==> inputs of sierra <==
==> flow/design.v (excerpt) <==
module TOP_BRIDGE(
   input Hclk, Hresetn,
                     input [1:0]       Htrans,
                     input [31:0]       Haddr,
                     input [31:0]       Hwdata,
                     input [1:0]       Hburst,
                     input             Hwrite,
                     input             Hsel,
                     input             Pready,
                     input [31:0]      Prdata,
                     output Psel,
                     output [31:0] Paddr,
                     output [31:0] Pdata,
                     output [31:0] rdata_temp,
                     output Pwrite,
                     output Penable
    );
==> flow/config.mk <==
export PLATFORM = sky130hd
export DESIGN_NAME = TOP_BRIDGE
export DESIGN_NICKNAME = TOP_BRIDGE
export VERILOG_FILES = /design/flow/design.v
export SDC_FILE = /design/flow/constraint.sdc
export NUM_CORES = 4
export LEC_CHECK = 0
export CAP_MARGIN = 10
export CORE_ASPECT_RATIO = 1.02
export CORE_MARGIN = 8
export CORE_UTILIZATION = 40
export HOLD_SLACK_MARGIN = 0.06
export MIN_ROUTING_LAYER = met2
export PLACE_DENSITY_LB_ADDON = 0.29
export SETUP_SLACK_MARGIN = 0.17
export SLEW_MARGIN = 15
==> flow/constraint.sdc <==
create_clock -name core_clock -period 5.0 [get_ports {Hclk}]
set_input_delay 1.0000 -clock core_clock [delete_from_list [all_inputs] [get_ports {Hclk}]]
set_output_delay 1.0000 -clock core_clock [all_outputs]
set_load 0.01 [all_outputs]
run.sh (not shown) runs the stock make flow with config.mk's settings and CLKGATE_MAP_FILE=.
==> violet (differences from sierra) <==
CAP_MARGIN = 20   (was 10)
CELL_PAD_IN_SITES_DETAIL_PLACEMENT = 1   (was default)
CORE_ASPECT_RATIO = default   (was 1.02)
HOLD_SLACK_MARGIN = default   (was 0.06)
MIN_ROUTING_LAYER = default   (was met2)
PLACE_DENSITY = 0.6   (was default)
PLACE_DENSITY_LB_ADDON = default   (was 0.29)
SETUP_SLACK_MARGIN = default   (was 0.17)
SLEW_MARGIN = 20   (was 15)
==> flow/constraint.sdc (replaced) <==
create_clock -name core_clock -period 3.1 [get_ports {Hclk}]
set_input_delay 0.6200 -clock core_clock [delete_from_list [all_inputs] [get_ports {Hclk}]]
set_output_delay 0.6200 -clock core_clock [all_outputs]
set_load 0.01 [all_outputs]
==> summary of the runs <==
Design area: sierra is lower than violet (about 3.2%).
Register-to-register slack: sierra is better than violet (1400 ps).
Against violet, the clock skew of sierra is higher by 3.7 ps.
In violet the core utilization is higher than in sierra, by 1.4 points.
violet finished but fails on negative setup slack. sierra completed without violations.
In violet the clock power is higher than in sierra, by 65%.
In violet the cell count is larger than in sierra, by 1.9%.
Against violet, the wire length of sierra is lower by about 3%.
In synthesized area, violet and sierra do not differ.
==> figures <==
Comb. pwr: sierra 0.417 mW; violet 0.795 mW
Register share of total power: sierra 53.7%; violet 52.9%
Sw Share: sierra 20.7%; violet 20.8%
Setup TNS: sierra 0 ps; violet -12,830 ps
Final cell utilization of the core: sierra 47.2%; violet 48.6%
Critical path data arrival time: sierra 5030 ps; violet 4140 ps
GR met2 Demand/Resource: sierra 35.7%; violet 34.0%
Multi-input combinational area share: sierra 24.6%; violet 24.5%
Status: sierra finished clean; violet finished with violations
Layout check failures: sierra -; violet negative setup slack
Capture point of the worst path: sierra AS.Haddr_temp[1]$_DFFE_PP_; violet AS.Haddr_temp[28]$_DFFE_PP_
Standard-cell rows: sierra 137; violet 136
Core utilization at floorplan: sierra 40.3%; violet 40.2%
Power dissipated in sequential cells: sierra 12.4 mW; violet 20.0 mW
Final-layout non-clock buffer area share: sierra 5.03%; violet 7.08%
Design internal power: sierra 18.3 mW; violet 29.9 mW
Clock network power consumption: sierra 10.3 mW; violet 17.0 mW
Vias in the first global route: sierra 43,700; violet 32,700
Routed length on met1: sierra 0 µm; violet 58,800 µm

==> inputs of run G <==
==> flow/design.v <==
`timescale 1ns / 1ps
module AHB_MASTER(
                     input             Hclk,
                     input             Hresetn,
                     input [1:0]       Htrans,
                     input [31:0]      Haddr,
                     input [31:0]      Hwdata,
                     input [1:0]       Hburst,
                     input             Hwrite, Hsel, Hready,
                     output reg [31:0]  Haddr_temp,
                     output reg [31:0]  Hwdata_temp,
                     output reg        valid,
                     output reg        Hwrite_temp
                 );
parameter [1:0] IDLE     = 2'b00;
parameter [1:0] BUSY     = 2'b01;
parameter [1:0] ADDRESS  = 2'b10;
parameter [1:0] TRANSFER = 2'b11;
(*MARK_DEBUG = "TRUE"*)(*KEEP = "TRUE"*)reg [1:0] present_state;
(*MARK_DEBUG = "TRUE"*)(*KEEP = "TRUE"*)reg [1:0] next_state;
reg [31:0] addr;
reg [31:0] data;
reg [3:0] count;
reg [3:0] count_next;
always @(posedge Hclk) begin
    if (Hresetn == 1'b0) begin
        addr <= 'b0;
        data <= 'b0;
    end else begin
        if(present_state == ADDRESS || present_state == TRANSFER)
        begin
            addr <= Haddr;
            data <= Hwdata;
        end
    end
end
always @(posedge Hclk) begin
    if (Hresetn == 1'b0) begin
        present_state <= IDLE;
        count <= 4'd0;
    end else begin
        present_state <= next_state;
        count <= count_next;
    end
end
always @* begin
    count_next = count;
    case(present_state)
        IDLE: begin
            if (Hsel && Htrans == 2'b01) begin
                next_state = BUSY;
            end else if (Hsel && (Htrans == 2'b10 || Htrans == 2'b11) && Hready) begin
                next_state = ADDRESS;
            end else begin
                next_state = IDLE;
            end
        end
        BUSY: begin
            if (Hsel && Htrans == 2'b10 && Hready) begin
                next_state = ADDRESS;
            end else if ((Hsel && (Htrans == 2'b01)) || (!Hready)) begin
                next_state = BUSY;
            end else begin
                next_state = IDLE;
            end
        end
        ADDRESS: begin
            if (Hsel && (Htrans == 2'b10 || Htrans == 2'b11) && Hready) begin
                next_state = TRANSFER;
            end else if ((Hsel && (Htrans == 2'b01)) || (!Hready)) begin
                next_state = BUSY;
            end else begin
                next_state = IDLE;   
            end
        end
        TRANSFER: begin
            if (!Hsel || Htrans == 2'b00) begin
                next_state = IDLE;
            end else if ((Htrans == 2'b01) || (!Hready)) begin
                next_state = BUSY;
            end else begin
                case (Hburst)
                    2'b00: next_state = ADDRESS;
                    2'b01: next_state = TRANSFER;
                    2'b10: 
                    begin
                        if(count<=3)
                        begin
                            next_state = TRANSFER;
                            count_next = count+1'b1;
                        end
                        else begin
                            next_state = ADDRESS;
                            count_next = 4'd0;
                        end
                    end
                    2'b11: 
                    begin
                        if(count<=7)
                        begin
                            next_state = TRANSFER;
                            count_next = count+1'b1;
                        end
                        else begin
                            next_state = ADDRESS;
                            count_next = 4'd0;
                        end
                    end
                    default: next_state = IDLE;  
                endcase
            end
        end
        default: begin
            next_state = IDLE;  
        end
    endcase
end
always @(posedge Hclk) begin
    case(present_state)
        IDLE: begin
            valid <= 1'b0;
            Haddr_temp  <= 'b0;
            Hwdata_temp <= 'b0;
            Hwrite_temp <= 1'b0; 
        end
        BUSY: begin
            valid <= valid;
            Haddr_temp  <= Haddr_temp;
            Hwdata_temp <= Hwdata_temp;
            Hwrite_temp <= Hwrite_temp; 
        end
        ADDRESS: begin
            valid <= valid;
            Haddr_temp  <= addr;
            if(Hburst == 2'b00)
            begin
                Hwdata_temp <= data;
                Hwrite_temp <= Hwrite;
            end
            else
            begin
                Hwdata_temp <= Hwdata_temp;
                Hwrite_temp <= Hwrite_temp; 
           end
        end
        TRANSFER: begin
            case (Hburst)
                2'b00: begin
                    valid <= 1'b1;
                    Haddr_temp <= Haddr_temp;
                    Hwdata_temp <= data;
                    Hwrite_temp <= Hwrite; 
                end
                2'b01: begin
                    valid <= 1'b1;
                    Haddr_temp <= Haddr_temp + 1'b1;  
                    Hwdata_temp <= data;  
                    Hwrite_temp <= Hwrite;
                end
                2'b10: begin
                    if (Haddr_temp < (Haddr + 4)) begin
                        valid <= 1'b1;
                        Hwdata_temp <= data;
                        Haddr_temp <=  Haddr_temp + 1'b1;
                        Hwrite_temp <= Hwrite;
                    end else begin
                        valid <= 1'b1;
                        Hwdata_temp <= data;
                        Haddr_temp <=  addr;
                        Hwrite_temp <= Hwrite;
                    end
                end
                2'b11: begin
                    if (Haddr_temp < (Haddr + 8)) begin
                        valid <= 1'b1;
                        Hwdata_temp <= data;
                        Haddr_temp <= Haddr_temp + 1'b1;  
                        Hwrite_temp <= Hwrite;
                    end else begin
                        valid <= 1'b1;
                        Hwdata_temp <= data;
                        Haddr_temp <= addr;                
                        Hwrite_temp <= Hwrite;
                    end
                end
                default: begin
                    valid <= 1'b0;
                    Haddr_temp  <= 'b0;
                    Hwdata_temp <= 'b0;
                    Hwrite_temp <= 'b0; 
                end
            endcase
        end
    endcase
end
endmodule
`timescale 1ns / 1ps
module APB_SLAVE(
input Presetn,
input Pclk,
input [32:0] addr_temp,
input [31:0] data_temp,
input [31:0] Prdata,
input transfer,
input Pready,
output reg    Psel,
output reg [31:0] Paddr,
output reg [31:0] Pdata,
output reg [31:0] rdata_temp,
output reg Pwrite,
output reg Penable
);
reg [2:0] present_state, next_state;
parameter idle  = 2'b01;
parameter setup  = 2'b10;
parameter enable = 2'b11;
always@(posedge Pclk)
begin
  if(!Presetn)
     present_state <= idle;
  else
     present_state <= next_state;
end
always@(*)
begin
next_state = idle;
case(present_state)
idle:
   begin
     if(!transfer)
        next_state = idle;
     else
        next_state = setup;
   end
setup:
    begin      
     if(Psel)
     next_state = enable;
     else
     next_state = idle;
    end
enable:
    begin
     if(Psel)
       if(transfer)
         begin
           if(Pready)
             begin
             next_state = setup;
             end
           else 
             next_state = enable;
         end
     else
       next_state = idle;
   end    
endcase
end
always @(posedge Pclk)
begin
if(!Presetn)
begin
 Psel       <= 1'b0;
 Penable    <= 1'b0;
 Paddr      <= 32'b0;
 Pdata      <= 32'b0;
 rdata_temp <= 32'b0;
 Pwrite     <= 1'b0;
end
else
case(present_state)
idle:
begin
 Psel    <= 1'b1;
 Penable <= 1'b0;
end 
setup:
 Penable <= 1'b0;
enable:
     begin
     if(Psel)
       Penable <= 1'b1;
       if(transfer)
         begin
           if(Pready)
             begin
             Paddr <= addr_temp[31:0];
             Pwrite <= addr_temp[32];
              if(addr_temp[32])
               begin
                 Pdata  <= data_temp;
                 rdata_temp  <= 'b0;
               end
               else
               begin
                 Pdata  <= Pdata;
                 rdata_temp  <= Prdata;
               end  
             end 
             end
end
endcase
end
endmodule
module FIFO_SYNC #(
    parameter WIDTH = 32,
    parameter DEPTH = 16,
    parameter AW    = 4
)(
    input                  clk,
    input                  rst,
    input      [WIDTH-1:0] din,
    input                  wr_en,
    input                  rd_en,
    output reg [WIDTH-1:0] dout,
    output                 full,
    output                 empty
);
reg [WIDTH-1:0] mem [0:DEPTH-1];
reg [AW-1:0]    wptr;
reg [AW-1:0]    rptr;
reg [AW:0]      count;
wire do_wr = wr_en && !full;
wire do_rd = rd_en && !empty;
assign full  = (count == DEPTH);
assign empty = (count == 0);
always @(posedge clk) begin
    if (do_wr)
        mem[wptr] <= din;
end
always @(posedge clk) begin
    if (rst) begin
        wptr  <= {AW{1'b0}};
        rptr  <= {AW{1'b0}};
        count <= {(AW+1){1'b0}};
        dout  <= {WIDTH{1'b0}};
    end else begin
        if (do_wr)
            wptr <= wptr + 1'b1;
        if (do_rd) begin
            rptr <= rptr + 1'b1;
            dout <= mem[rptr];
        end
        case ({do_wr, do_rd})
            2'b10:   count <= count + 1'b1;
            2'b01:   count <= count - 1'b1;
            default: count <= count;
        endcase
    end
end
endmodule
`timescale 1ns / 1ps
module FIFO_CONTROL(
                     input Hclk,
                     input Hresetn,
                     input[31:0]  Haddr_temp,
                     input[31:0]  Hwdata_temp,
                     input       valid,
                     input       Hwrite_temp,
                     input       Pready,
                     output [31:0] data_temp,
                     output [32:0] addr_temp,
                     output transfer,
                     output full
    );
    wire resetn,empty_data, wr_en,rd_en,full_data,full_addr,empty_addr;
    wire [32:0] addr_in;
    FIFO_SYNC #(.WIDTH(32)) F1(
  .rst(resetn),                   
  .clk(Hclk),                
  .din(Hwdata_temp),                   
  .wr_en(wr_en),               
  .rd_en(rd_en),               
  .dout(data_temp),                 
  .full(full_data),                 
  .empty(empty_data)               
);
FIFO_SYNC #(.WIDTH(33)) F2 (
  .rst(resetn),                   
  .clk(Hclk),                
  .din(addr_in),                   
  .wr_en(wr_en),               
  .rd_en(rd_en),               
  .dout(addr_temp),                 
  .full(full_addr),                 
  .empty(empty_addr)               
);
assign full     =  full_data || full_addr;
assign transfer = (!empty_data && !empty_addr);
assign wr_en    =  valid && Hwrite_temp;
assign rd_en    =  transfer && Pready ;
assign addr_in  =  {Hwrite_temp, Haddr_temp};
assign resetn   = !Hresetn;
endmodule
`timescale 1ns / 1ps
module TOP_BRIDGE(
   input Hclk, Hresetn,
                     input [1:0]       Htrans,
                     input [31:0]       Haddr,
                     input [31:0]       Hwdata,
                     input [1:0]       Hburst,
                     input             Hwrite,
                     input             Hsel,
                     input             Pready,
                     input [31:0]      Prdata,
                     output Psel,
                     output [31:0] Paddr,
                     output [31:0] Pdata,
                     output [31:0] rdata_temp,
                     output Pwrite,
                     output Penable
    );
                    wire [31:0]  Haddr_temp;
                    wire [31:0]  Hwdata_temp;
                    wire         valid;
                    wire         Hwrite_temp;
                    wire [31:0]  data_temp;
                    wire [32:0]  addr_temp;
                    wire         transfer;
                    wire         full;
                    wire         Hready;
                    assign Hready = !full;
                    AHB_MASTER AS (
                      .Hclk(Hclk),
                      .Hresetn(Hresetn),
                      .Htrans(Htrans),
                      .Haddr(Haddr),
                      .Hwdata(Hwdata),
                      .Hburst(Hburst),
                      .Hwrite(Hwrite), 
                      .Hsel(Hsel), 
                      .Hready(Hready),
                      .Haddr_temp(Haddr_temp),
                      .Hwdata_temp(Hwdata_temp),
                      .valid(valid),
                      .Hwrite_temp(Hwrite_temp)
                    );  
                    FIFO_CONTROL FC (
                      .Hclk(Hclk), 
                      .Hresetn(Hresetn),
                      .Haddr_temp(Haddr_temp),
                      .Hwdata_temp(Hwdata_temp),
                      .valid(valid),
                      .Hwrite_temp(Hwrite_temp),
                      .Pready(Pready),
                     .data_temp(data_temp),
                     .addr_temp(addr_temp),
                     .transfer(transfer),
                     .full(full)
                    );
                    APB_SLAVE AM (
                    .Presetn(Hresetn),
                    .Pclk(Hclk),
                    .addr_temp(addr_temp),
                    .data_temp(data_temp),
                    .Prdata(Prdata),
                    .transfer(transfer),
                    .Pready(Pready),
                    .Psel(Psel),
                    .Paddr(Paddr),
                    .Pdata(Pdata),
                    .rdata_temp(rdata_temp),
                    .Pwrite(Pwrite),
                    .Penable(Penable)
                    );
endmodule
==> flow/run.sh <==
#!/bin/bash
# the make line also repeats each setting of config.mk as NAME=value (left out here)
make -C /OpenROAD-flow-scripts/flow DESIGN_CONFIG=/design/flow/config.mk WORK_HOME=/design/flow/orfs CLKGATE_MAP_FILE= finish
==> flow/config.mk <==
export PLATFORM = sky130hd
export DESIGN_NAME = TOP_BRIDGE
export DESIGN_NICKNAME = TOP_BRIDGE
export VERILOG_FILES = /design/flow/design.v
export SDC_FILE = /design/flow/constraint.sdc
export NUM_CORES = 4
export LEC_CHECK = 0
export CAP_MARGIN = 30
export CORE_MARGIN = 2
export CORE_UTILIZATION = 70
export CTS_CLUSTER_SIZE = 38
export PLACE_DENSITY = 0.64
export SETUP_SLACK_MARGIN = 0.37
export SLEW_MARGIN = 20
export TNS_END_PERCENT = 5
==> flow/constraint.sdc <==
create_clock -name core_clock -period 2.57 [get_ports {Hclk}]
set_input_delay 0.5140 -clock core_clock [delete_from_list [all_inputs] [get_ports {Hclk}]]
set_output_delay 0.5140 -clock core_clock [all_outputs]
set_load 0.01 [all_outputs]
==> run P (differences from run G) <==
CAP_MARGIN = 20   (was 30)
CORE_UTILIZATION = 40   (was 70)
CTS_CLUSTER_SIZE = unset   (was 38)
PLACE_DENSITY = 0.6   (was 0.64)
SETUP_SLACK_MARGIN = 1.07   (was 0.37)
TNS_END_PERCENT = unset   (was 5)
==> flow/constraint.sdc (replaced) <==
create_clock -name core_clock -period 4.61 [get_ports {Hclk}]
set_input_delay 0.9220 -clock core_clock [delete_from_list [all_inputs] [get_ports {Hclk}]]
set_output_delay 0.9220 -clock core_clock [all_outputs]
set_load 0.01 [all_outputs]
==> run X (differences from run G) <==
CAP_MARGIN = 20   (was 30)
CORE_UTILIZATION = 61   (was 70)
CTS_CLUSTER_SIZE = unset   (was 38)
PLACE_DENSITY = 0.6   (was 0.64)
SETUP_SLACK_MARGIN = 0.74   (was 0.37)
TNS_END_PERCENT = unset   (was 5)
==> flow/constraint.sdc (replaced) <==
create_clock -name core_clock -period 2.96 [get_ports {Hclk}]
set_input_delay 0.5920 -clock core_clock [delete_from_list [all_inputs] [get_ports {Hclk}]]
set_output_delay 0.5920 -clock core_clock [all_outputs]
set_load 0.01 [all_outputs]
==> flow_summary.yaml <==
# yosys + openroad results
power_and_ir_drop:
  p_sw_mw: 7.85
  p_seq_mw: 20.9
  pwr-share-seq_pct: 53.6
run_status:
  failed_checks: "negative setup slack"
  status: "failed layout checks"
routing:
  num_vias: 31000
cells_and_area:
  clk_share_pct: 6.76
final_timing:
  setup_viol: 32
  fin_ws_ns: -0.502
floorplan:
  die_h_um: 304
global_route:
  antenna_found_initial: 1
# the run above: run X

==> flow_summary.yaml <==
# yosys + openroad results
power_and_ir_drop:
  pwr-share-seq_pct: 52.8
  p_seq_mw: 24.1
  p_sw_mw: 10.0
final_timing:
  fin_ws_ns: -1.01
  setup_viol: 77
cells_and_area:
  clk_share_pct: 6.55
routing:
  num_vias: 34100
floorplan:
  die_h_um: 284
run_status:
  failed_checks: "negative setup slack"
  status: "failed layout checks"
global_route:
  antenna_found_initial: 4
# the run above: run G

==> flow_summary.yaml <==
# yosys + openroad results
final_timing:
  fin_ws_ns: 0.948
  setup_viol: 0
power_and_ir_drop:
  p_sw_mw: 5.01
  p_seq_mw: 13.4
  pwr-share-seq_pct: 53.7
cells_and_area:
  clk_share_pct: 6.84
hold_path:
  hp-start: "AM.rdata_temp[9]"
global_route:
  antenna_found_initial: 1
floorplan:
  die_h_um: 375
run_status:
  status: "timing/DRC/antenna clean"
routing:
  num_vias: 29700
# the run above: run P

Power is estimated from default activity; no workload was simulated.
